Design dualPortRAM, start of the top module:
module dualPortRAM(clk,rst,wr_en,rd_en,din,wr_add,rd_add,dout);
Size: ~32 I/O pins, about 24000 µm² of cells after synthesis.
make LEC_CHECK=0 CAP_MARGIN=20 CORE_MARGIN=2 CORE_UTILIZATION=40 SETUP_SLACK_MARGIN=0.33 SLEW_MARGIN=20 finish   # period 3.57 ns
run.sh (not shown) runs the stock make flow with config.mk's settings and CLKGATE_MAP_FILE=.
The starting point finished with timing, DRC and antenna clean.
Next try:
- CORE_UTILIZATION: 40 -> 66
- SETUP_SLACK_MARGIN: 0.33 -> default
- clock period: 3.57 -> 2.95 ns (I/O delays scaled with it)
After rerunning: The new run reached the layout checks and failed them: setup timing. Die size came out lower by 39%. Worst setup slack got worse by 500 ps. Clock-buffer cell count came out lower by 4. First-iteration DRC count came out higher by 33%.

Setup of build 85:
Starting RTL as in the previous note.
export LEC_CHECK = 0
export ABC_AREA = 0
export CAP_MARGIN = 15
export CELL_PAD_IN_SITES_GLOBAL_PLACEMENT = 1
export CORE_MARGIN = 10
export CORE_UTILIZATION = 41
export CTS_CLUSTER_DIAMETER = 44
export CTS_CLUSTER_SIZE = 46
export GPL_ROUTABILITY_DRIVEN = 1
export GPL_TIMING_DRIVEN = 1
export MIN_ROUTING_LAYER = met2
export PLACE_DENSITY = 0.38
export SLEW_MARGIN = 20
create_clock -name core_clock -period 6.25 [get_ports {clk}]
Build 85 was carried through to the last stage, and its layout satisfied the timing, design-rule and antenna checks.
### build 85 -> build 87
# build 85
export LEC_CHECK = 0
export ABC_AREA = 0
export CAP_MARGIN = 15
export CELL_PAD_IN_SITES_GLOBAL_PLACEMENT = 1
export CORE_MARGIN = 10
export CORE_UTILIZATION = 41
export CTS_CLUSTER_DIAMETER = 44
export CTS_CLUSTER_SIZE = 46
export GPL_ROUTABILITY_DRIVEN = 1
export GPL_TIMING_DRIVEN = 1
export MIN_ROUTING_LAYER = met2
export PLACE_DENSITY = 0.38
export SLEW_MARGIN = 20
create_clock -name core_clock -period 6.25 [get_ports {clk}]
# build 87
export LEC_CHECK = 0
export ABC_AREA = 0
export CAP_MARGIN = 20
export CORE_MARGIN = 2
export CORE_UTILIZATION = 66
export CTS_CLUSTER_DIAMETER = 44
export CTS_CLUSTER_SIZE = 46
export GPL_ROUTABILITY_DRIVEN = 1
export GPL_TIMING_DRIVEN = 1
export PLACE_DENSITY = 0.65
export SETUP_SLACK_MARGIN = -0.03
export SLEW_MARGIN = 20
create_clock -name core_clock -period 2.05 [get_ports {clk}]
Notes after the runs:
Final checks on build 87, whose flow otherwise completed, came back failing, citing negative setup slack. The final layout from build 85, which completed every stage, passed the timing, design-rule and antenna checks at the end of the flow. Build 87 against build 85: number of synthesized register bits has remained practically unchanged, met3 wirelength from detailed routing shrank by about 65%, required time at the worst-slack endpoint went down by 4.20 ns. Power group with the largest share: sequential cells -> build 87, the clock network -> build 85. Of build 87 and build 85, build 85 shows the higher final routed wirelength across all metal layers, with build 87 below it. Measured against each other, build 87 and build 85 differ in tally of non-filler cells in the final layout, the lower figure coming from build 87. Relative to build 85, share of power burned in the clock network decreased by 9.3 points in build 87. Of build 87 and build 85, the run reporting the lower row count was build 87. Relative to build 85, the cell area after layout measured on build 87 has increased by a little under 10%. Note that the tap cell count recorded for build 87 amounts to 0.60 times the value seen in build 85.
The inputs of build 71 differ from those of build 87 as listed below.
# build 87
export LEC_CHECK = 0
export ABC_AREA = 0
export CAP_MARGIN = 20
export CORE_MARGIN = 2
export CORE_UTILIZATION = 66
export CTS_CLUSTER_DIAMETER = 44
export CTS_CLUSTER_SIZE = 46
export GPL_ROUTABILITY_DRIVEN = 1
export GPL_TIMING_DRIVEN = 1
export PLACE_DENSITY = 0.65
export SETUP_SLACK_MARGIN = -0.03
export SLEW_MARGIN = 20
create_clock -name core_clock -period 2.05 [get_ports {clk}]
# build 71
export LEC_CHECK = 0
export CAP_MARGIN = 20
export CORE_MARGIN = 2
export CORE_UTILIZATION = 64
export CTS_CLUSTER_SIZE = 35
export SLEW_MARGIN = 20
export TNS_END_PERCENT = 5
create_clock -name core_clock -period 2.95 [get_ports {clk}]
## What came out
Critical path depth for build 71: 3 down relative to build 87
A worst hold-check path type of in -> async is what build 71 shows, while in -> reg belongs to build 87.
Between build 87 and build 71, the cell count went down.
Status for build 87 and build 71: no clean run
Final checks on build 87, whose flow otherwise completed, came back failing, citing negative setup slack.
Compared with build 87, in build 71 wire length of the first global-routing pass went down, number of placed cells counting well taps went down.
The following lists how build 26 was set up differently from build 71:
# build 71
export LEC_CHECK = 0
export CAP_MARGIN = 20
export CORE_MARGIN = 2
export CORE_UTILIZATION = 64
export CTS_CLUSTER_SIZE = 35
export SLEW_MARGIN = 20
export TNS_END_PERCENT = 5
create_clock -name core_clock -period 2.95 [get_ports {clk}]
# build 26
export LEC_CHECK = 0
export CAP_MARGIN = 20
export CORE_MARGIN = 2
export CORE_UTILIZATION = 40
export SLEW_MARGIN = 20
create_clock -name core_clock -period 3.57 [get_ports {clk}]
==> comparison <==
Build 26 | status: complete | timing, DRC, antenna: pass
Sequential power ended up 17% lower on build 26 than on build 71.
Per the comparison of build 26 with build 71, final clock period utilization by the worst path now smaller; clock-buffer cell count up 2; final worst-path setup slack went up 0.27 ns; via count now sits lower.
Changes in build 46 relative to build 26:
# build 26
export LEC_CHECK = 0
export CAP_MARGIN = 20
export CORE_MARGIN = 2
export CORE_UTILIZATION = 40
export SLEW_MARGIN = 20
create_clock -name core_clock -period 3.57 [get_ports {clk}]
# build 46
export LEC_CHECK = 0
export ABC_AREA = 0
export CAP_MARGIN = 20
export CORE_MARGIN = 2
export CORE_UTILIZATION = 69
export CTS_CLUSTER_DIAMETER = 44
export CTS_CLUSTER_SIZE = 46
export GPL_ROUTABILITY_DRIVEN = 1
export GPL_TIMING_DRIVEN = 1
export PLACE_DENSITY_LB_ADDON = 0.04
export SETUP_SLACK_MARGIN = 0.64
export SLEW_MARGIN = 20
create_clock -name core_clock -period 2.21 [get_ports {clk}]
==> comparison <==
Build 46 is listed as incomplete: the tool reported an error in global routing (5_1_grt) and the run ended there.
Build 26: flow completed, timing, DRC and antenna clean
Looking at die area, build 46 sits 25000 sq um below build 26.
Compare build 26 and build 46 | standard-cell row count lower: build 46
When the final numbers for build 26 and build 46 were put side by side, the global placer's final weighted congestion turned out to be greater in build 46.
No activity file was given, so power comes from the tool's default toggle rates.
